== red ==
// apb_top
module apb_top #(parameter ADDRESS=8, parameter DATA =8, parameter LOCATION=64)(
input PCLK,PRESETn,transfer,READ_WRITE,
input [ADDRESS-1:0] apb_write_paddr,apb_read_paddr,
input [DATA-1:0] apb_write_data,
output [DATA-1:0] apb_read_data_out);
clock: 3.51 ns
lec_check: 0
cap_margin: 20
core_margin: 2
core_utilization: 65
cts_cluster_size: 27
hold_slack_margin: 0.24
setup_slack_margin: -0.14
slew_margin: 20
tns_end_percent: 35
run.sh (not shown) runs the stock make flow with config.mk's settings and CLKGATE_MAP_FILE=.
red finished every stage; the final checks, however, were not passed, the failures being negative setup slack.
The following lists how blue was set up differently from red:
Settings: SETUP_SLACK_MARGIN removed (was -0.14); CORE_UTILIZATION changed from 65 to 40; TNS_END_PERCENT removed (was 35); PLACE_DENSITY newly set to 0.6; CTS_CLUSTER_SIZE removed (was 27); HOLD_SLACK_MARGIN removed (was 0.24); the clock period (ns, I/O delays scaled along) changed from 3.51 to 5.0.
Findings:
blue | stages: all done | timing, DRC, antenna: all pass
red -> blue: part of the Yosys area used for sequential elements delta 0, exact match
blue — sequential power about 30% lower, red as reference
Against red, blue comes in 3.7% higher on routed wire length.
Higher required time of the critical path among blue and red: blue
Wire length of the first global-routing pass, blue vs red: up slightly
Diff red -> blue: worst setup slack after layout increased 0.58 ns; buffer and inverter count on the worst path now smaller.
red ended up with o22ai_2 as its highest-delay cell along the critical path; blue ended up with nor3_2.
The clock network fraction of design power number comes out higher for blue vs red.
Looking at dominant power group, the clock result is from blue; the registers one comes from red.
Here is what was changed in the inputs of green compared with blue.
Settings: an added ABC_AREA of 1; an added SETUP_SLACK_MARGIN of 0.65; a change of CORE_UTILIZATION from 40 to 68; a change of the clock period (ns, I/O delays scaled along) from 5.0 to 2.5.
==> comparison <==
- Changes observed in green relative to blue: post-layout net count shows an increase of about 27%, buffers plus inverters on the worst setup path went up 4, sequential cell area fraction in the yosys report lower.
- clock as the top contributor to total power was reported by blue, and registers by green.
- On sequential fraction of total cell area, the higher figure sits with blue, not green.
Input-level comparison between orange and green:
Settings: putting TNS_END_PERCENT at 100 where nothing was set; swapping 0.65 for 0.72 in SETUP_SLACK_MARGIN; putting CTS_CLUSTER_SIZE at 27 where nothing was set; putting CTS_CLUSTER_DIAMETER at 233 where nothing was set; putting HOLD_SLACK_MARGIN at 0.24 where nothing was set; swapping 1 for 0 in ABC_AREA; swapping 0.6 for 0.35 in PLACE_DENSITY; swapping 68 for 72 in CORE_UTILIZATION.
[summary]
5_1_grt: orange exited with error
What orange reported for total cells reported by yosys after synthesis has to be multiplied by 1.3 to get the figure for green.
Changes observed in orange relative to green: starting density of the core grew by 3.3 points, total die size decreased about 13%, number of buffers inserted for hold repair after clock tree synthesis did not really move, yosys synthesis chip area now smaller.
Mean instance size in the synthesized netlist went up by more than 10% going from green to orange.
Complex-gate fraction of the synthesized area in orange is 15 points higher than in green
Compared with green, orange shows number of buffers created by CTS lower by 31.

* * *

apb_top again, from the RTL that the note above started with.
Design apb_top, start of the top module:
module apb_top #(parameter ADDRESS=8, parameter DATA =8, parameter LOCATION=64)(
input PCLK,PRESETn,transfer,READ_WRITE,
input [ADDRESS-1:0] apb_write_paddr,apb_read_paddr,
input [DATA-1:0] apb_write_data,
output [DATA-1:0] apb_read_data_out);
wire PWRITE;
wire PREADY;
wire PSEL1;
wire PENABLE;
wire [ADDRESS-1:0] paddr;
wire [DATA-1:0] pwdata,prdata;
master_apb #(.ADDR_WIDTH(ADDRESS),.DATA_WIDTH(DATA)) master(
.PCLK(PCLK),
.PRESETn(PRESETn),
.apb_write_paddr(apb_write_paddr),
.apb_write_data(apb_write_data),
.apb_read_paddr(apb_read_paddr),
.READ_WRITE(READ_WRITE),
.PREADY(PREADY),
.transfer(transfer),
.PRDATA(prdata),
.PWRITE(PWRITE),
.PSEL(PSEL1),
.PENABLE(PENABLE),
.PADDR(paddr),
.PWDATA(pwdata),
.apb_read_data_out(apb_read_data_out));
RAM_slave #(.ADDRESS(ADDRESS),.DATA(DATA), .LOCATION(LOCATION)) slave_dut (
.PWRITE(PWRITE),
.PCLK(PCLK),
.PRESETn(PRESETn),
.PSEL1(PSEL1),
.PENABLE(PENABLE),
.paddr(paddr),
.pwdata(pwdata),
.prdata(prdata),
.PREADY(PREADY)
);
endmodule
==> flow/config.mk <==
export PLATFORM = sky130hd
export DESIGN_NAME = apb_top
export DESIGN_NICKNAME = apb_top
export VERILOG_FILES = /design/flow/design.v
export SDC_FILE = /design/flow/constraint.sdc
export NUM_CORES = 4
export LEC_CHECK = 0
export ABC_AREA = 1
export CAP_MARGIN = 20
export CORE_MARGIN = 2
export CORE_UTILIZATION = 70
export CTS_CLUSTER_SIZE = 100
export HOLD_SLACK_MARGIN = 0.24
export PLACE_DENSITY = 0.35
export SETUP_SLACK_MARGIN = 0.42
export SLEW_MARGIN = 20
export TNS_END_PERCENT = 95
==> flow/constraint.sdc <==
create_clock -name core_clock -period 2.52 [get_ports {PCLK}]
set_input_delay 0.5040 -clock core_clock [delete_from_list [all_inputs] [get_ports {PCLK}]]
set_output_delay 0.5040 -clock core_clock [all_outputs]
set_load 0.01 [all_outputs]
Next try:
==> flow/config.mk (replaced) <==
export PLATFORM = sky130hd
export DESIGN_NAME = apb_top
export DESIGN_NICKNAME = apb_top
export VERILOG_FILES = /design/flow/design.v
export SDC_FILE = /design/flow/constraint.sdc
export NUM_CORES = 4
export LEC_CHECK = 0
export CAP_MARGIN = 20
export CORE_MARGIN = 2
export CORE_UTILIZATION = 58
export SETUP_SLACK_MARGIN = -0.21
export SLEW_MARGIN = 20
==> flow/constraint.sdc (replaced) <==
create_clock -name core_clock -period 2.5 [get_ports {PCLK}]
set_input_delay 0.5000 -clock core_clock [delete_from_list [all_inputs] [get_ports {PCLK}]]
set_output_delay 0.5000 -clock core_clock [all_outputs]
set_load 0.01 [all_outputs]
The changed run ran to the end with violations: negative setup slack.
Cell count decreases by 8.4%.
Non-clock buffer count went up by 215.
Clock skew increases by 0.0087 ns.
Synthesized cell count decreases by 20%.
Power came out higher by 1.3%.
Clock-buffer cell count rose by 2.
Utilization falls by 11 points.
Routed wire length grows by 30%.
Via count barely changes.
Global-route usage grows by 8.7 points.

* * *

alpha:
Starting RTL as in the previous note.
// apb_top
module apb_top #(parameter ADDRESS=8, parameter DATA =8, parameter LOCATION=64)(
input PCLK,PRESETn,transfer,READ_WRITE,
input [ADDRESS-1:0] apb_write_paddr,apb_read_paddr,
input [DATA-1:0] apb_write_data,
output [DATA-1:0] apb_read_data_out);
Settings: LEC_CHECK=0, ABC_AREA=0, CAP_MARGIN=20, CORE_ASPECT_RATIO=0.64, CORE_MARGIN=2, CORE_UTILIZATION=40, GPL_ROUTABILITY_DRIVEN=1, GPL_TIMING_DRIVEN=0, PLACE_DENSITY=0.6, SLEW_MARGIN=20; clock period 5.0 ns.
Although it ran to completion, alpha produced a layout that fails the final checks because of negative setup slack.
The inputs of beta differ from those of alpha as listed below.
# alpha
export LEC_CHECK = 0
export ABC_AREA = 0
export CAP_MARGIN = 20
export CORE_ASPECT_RATIO = 0.64
export CORE_MARGIN = 2
export CORE_UTILIZATION = 40
export GPL_ROUTABILITY_DRIVEN = 1
export GPL_TIMING_DRIVEN = 0
export PLACE_DENSITY = 0.6
export SLEW_MARGIN = 20
create_clock -name core_clock -period 5.0 [get_ports {PCLK}]
# beta
export LEC_CHECK = 0
export ABC_AREA = 1
export CAP_MARGIN = 20
export CORE_MARGIN = 2
export CORE_UTILIZATION = 70
export CTS_CLUSTER_DIAMETER = 28
export PLACE_DENSITY = 0.6
export SETUP_SLACK_MARGIN = 0.65
export SLEW_MARGIN = 20
create_clock -name core_clock -period 2.5 [get_ports {PCLK}]
==> comparison <==
- The average cell area after synthesis in beta sits 1.3 um^2 below the value recorded for alpha.
- Comparing yosys synthesis chip area for beta and alpha, the bigger number came from beta.
- Taking alpha over beta, the post-detailed-placement half-perimeter wirelength ratio works out to 2.2.
- Compare beta and alpha | synthesized area lower: alpha
- Post-placement cell area delta for beta relative to alpha: 2400 um^2 higher
- Compared to alpha, beta has post-place setup slack 0.33 ns higher.
- Looking only at synthesized net count, and setting everything else aside, the lower value of beta and alpha goes to alpha.
- beta reports a higher H-tree depth than alpha does.
- Seen in the log of beta: GRT-0232 during global routing (5_1_grt), after which the run never completed.
- Compared with alpha, number of placement rows in beta decreased by a few percent.
Edits applied to the flow inputs when going from beta to gamma:
# beta
export LEC_CHECK = 0
export ABC_AREA = 1
export CAP_MARGIN = 20
export CORE_MARGIN = 2
export CORE_UTILIZATION = 70
export CTS_CLUSTER_DIAMETER = 28
export PLACE_DENSITY = 0.6
export SETUP_SLACK_MARGIN = 0.65
export SLEW_MARGIN = 20
create_clock -name core_clock -period 2.5 [get_ports {PCLK}]
# gamma
export LEC_CHECK = 0
export ABC_AREA = 1
export CAP_MARGIN = 20
export CORE_MARGIN = 2
export CORE_UTILIZATION = 68
export PLACE_DENSITY = 0.6
export SLEW_MARGIN = 20
create_clock -name core_clock -period 2.5 [get_ports {PCLK}]
==> comparison <==
- Changes observed in gamma relative to beta: number of clock buffers inserted by TritonCTS has decreased; height of the die has increased; number of placed instances with taps included has increased.
- In summary, gamma completed successfully, with a layout that passed the timing, DRC and antenna checks.
- Min post-placement setup slack across gamma and beta: gamma
- Setup fix buffers added after clock tree synthesis, gamma and beta: higher on beta
- NOTE die size beta->gamma increased by a few percent
Relative to gamma, the following input files were edited for delta:
# gamma
export LEC_CHECK = 0
export ABC_AREA = 1
export CAP_MARGIN = 20
export CORE_MARGIN = 2
export CORE_UTILIZATION = 68
export PLACE_DENSITY = 0.6
export SLEW_MARGIN = 20
create_clock -name core_clock -period 2.5 [get_ports {PCLK}]
# delta
export LEC_CHECK = 0
export CAP_MARGIN = 20
export CORE_ASPECT_RATIO = 0.53
export CORE_MARGIN = 2
export CORE_UTILIZATION = 40
export GPL_ROUTABILITY_DRIVEN = 0
export PLACE_DENSITY = 0.6
export SETUP_SLACK_MARGIN = -0.1
export SLEW_MARGIN = 20
create_clock -name core_clock -period 5.0 [get_ports {PCLK}]
Notes after the runs:
Compared gamma against delta; clock insertion delay at the later pin of the skew report within noise.
Relative to gamma, average wire per cell in the routed design increased by 58% in delta.
Compared with gamma, delta shows share of synthesized area occupied by flip-flops and latches higher by 4.4 points.
Having completed the whole flow, gamma delivered a layout that passed the timing, DRC and antenna checks.
delta was carried through to the last stage, and its layout satisfied the timing, DRC and antenna checks.
The area added between synthesis and finish of delta falls short of that of gamma by 3.6 points.
Here is what was changed in the inputs of epsilon compared with delta.
# delta
export LEC_CHECK = 0
export CAP_MARGIN = 20
export CORE_ASPECT_RATIO = 0.53
export CORE_MARGIN = 2
export CORE_UTILIZATION = 40
export GPL_ROUTABILITY_DRIVEN = 0
export PLACE_DENSITY = 0.6
export SETUP_SLACK_MARGIN = -0.1
export SLEW_MARGIN = 20
create_clock -name core_clock -period 5.0 [get_ports {PCLK}]
# epsilon
export LEC_CHECK = 0
export ABC_AREA = 1
export CAP_MARGIN = 20
export CORE_MARGIN = 2
export CORE_UTILIZATION = 72
export CTS_CLUSTER_SIZE = 10
export PLACE_DENSITY = 0.36
export SETUP_SLACK_MARGIN = 0.37
export SLEW_MARGIN = 20
create_clock -name core_clock -period 2.5 [get_ports {PCLK}]
==> results <==
Slack of the critical path: epsilon and delta compared, lower one is delta
Between delta and epsilon, horizontal die size decreased.
epsilon ends up with a number of stages on the worst setup path that is 8 lower than in delta.
epsilon vs. delta: multi-input logic portion of the cell area went up by 1.1 points.
epsilon vs delta, synthesis-to-finish area growth went up by 5.5 points.
Final cell count: epsilon vs delta up 13%
The number of buffers inserted during clock tree synthesis number comes out lower for delta vs epsilon.
Cell area, epsilon and delta: lower on delta
Looking at sequential portion of the cell area, epsilon sits 6.0 points lower than delta does.
In epsilon, internal power contribution is higher than in delta.

* * *

the reference run:
Starting RTL as in the previous note.
Settings: LEC_CHECK=0, CAP_MARGIN=25, CELL_PAD_IN_SITES_DETAIL_PLACEMENT=1, CELL_PAD_IN_SITES_GLOBAL_PLACEMENT=2, CORE_ASPECT_RATIO=0.68, CORE_MARGIN=5, CORE_UTILIZATION=35, CTS_CLUSTER_DIAMETER=204, GPL_ROUTABILITY_DRIVEN=0, GPL_TIMING_DRIVEN=0, HOLD_SLACK_MARGIN=0.16, MAX_ROUTING_LAYER=met5, PLACE_DENSITY_LB_ADDON=0.03, SETUP_SLACK_MARGIN=1.94, SLEW_MARGIN=40, TNS_END_PERCENT=20; clock period 7.13 ns.
Edits applied to the flow inputs when going from the reference run to the trial run:
# the reference run
export LEC_CHECK = 0
export CAP_MARGIN = 25
export CELL_PAD_IN_SITES_DETAIL_PLACEMENT = 1
export CELL_PAD_IN_SITES_GLOBAL_PLACEMENT = 2
export CORE_ASPECT_RATIO = 0.68
export CORE_MARGIN = 5
export CORE_UTILIZATION = 35
export CTS_CLUSTER_DIAMETER = 204
export GPL_ROUTABILITY_DRIVEN = 0
export GPL_TIMING_DRIVEN = 0
export HOLD_SLACK_MARGIN = 0.16
export MAX_ROUTING_LAYER = met5
export PLACE_DENSITY_LB_ADDON = 0.03
export SETUP_SLACK_MARGIN = 1.94
export SLEW_MARGIN = 40
export TNS_END_PERCENT = 20
create_clock -name core_clock -period 7.13 [get_ports {PCLK}]
# the trial run
export LEC_CHECK = 0
export ABC_AREA = 1
export CAP_MARGIN = 20
export CORE_MARGIN = 2
export CORE_UTILIZATION = 72
export CTS_CLUSTER_SIZE = 10
export PLACE_DENSITY = 0.6
export SETUP_SLACK_MARGIN = 0.2
export SLEW_MARGIN = 20
create_clock -name core_clock -period 2.5 [get_ports {PCLK}]
--- outcome ---
The trial run finished every step from synthesis to the final layout, and the layout passed the timing, DRC and antenna checks.
Between the reference run and the trial run, summed standard-cell area reported by yosys increased.
In the reports for the trial run and the reference run, the smaller length of the first detailed-routing pass in iterations belongs to the trial run.
Re number of setup violations in the final report: no difference whatsoever between the reference run and the trial run.
[the trial run] mux contribution to synthesized area rose 4.5 points relative to the reference run
[compare] base=the reference run new=the trial run: total of hold buffers inserted after clock tree synthesis saw an increase; design area saw an increase; post-cts resize count saw an increase.
The reference run has lower global-route usage than the trial run.

* * *

Starting RTL as in the previous note.
## apb_top
module apb_top #(parameter ADDRESS=8, parameter DATA =8, parameter LOCATION=64)(
input PCLK,PRESETn,transfer,READ_WRITE,
input [ADDRESS-1:0] apb_write_paddr,apb_read_paddr,
input [DATA-1:0] apb_write_data,
output [DATA-1:0] apb_read_data_out);
clock: 5.64 ns
lec_check: 0
cap_margin: 20
core_margin: 2
core_utilization: 12
place_density: 0.6
slew_margin: 20
The baseline went through all stages and came out clean.
Then changed:
- ABC_AREA: not set -> 1
- CORE_UTILIZATION: 12 -> 70
- CTS_CLUSTER_SIZE: not set -> 25
- SETUP_SLACK_MARGIN: not set -> 0.65
- clock period: 5.64 -> 2.5 ns (I/O delays scaled with it)
Effect: The changed run reached the layout checks and failed them: negative setup slack. Clock power rose by well over a third. Register-to-register slack degrades by 2300 ps. Global-route usage came out higher by 35 points. Wire length goes down by a little under a tenth. Setup slack got worse by 1700 ps. Sequential cell count does not change. Synthesized area climbs by a little under a tenth. Clock-buffer cell count fell by 5.
Then changed:
- ABC_AREA: 1 -> not set
- CORE_UTILIZATION: 70 -> 40
- CTS_CLUSTER_SIZE: 25 -> not set
- SETUP_SLACK_MARGIN: 0.65 -> not set
- clock period: 2.5 -> 4.5 ns (I/O delays scaled with it)
What happened:
- The changed run went through all stages and came out clean
- power fell by 46%
- setup slack improves by 1000 ps
- utilization drops by 45 points
Then changed:
- CORE_UTILIZATION: 40 -> 64
- PLACE_DENSITY: 0.6 -> not set
- clock period: 4.5 -> 2.5 ns (I/O delays scaled with it)
Effect: Now the flow reached the layout checks and failed them: negative setup slack; power went up by about 90%; final area came out higher by about 12%; synthesized area stays the same.
Power is estimated from default activity; no workload was simulated.
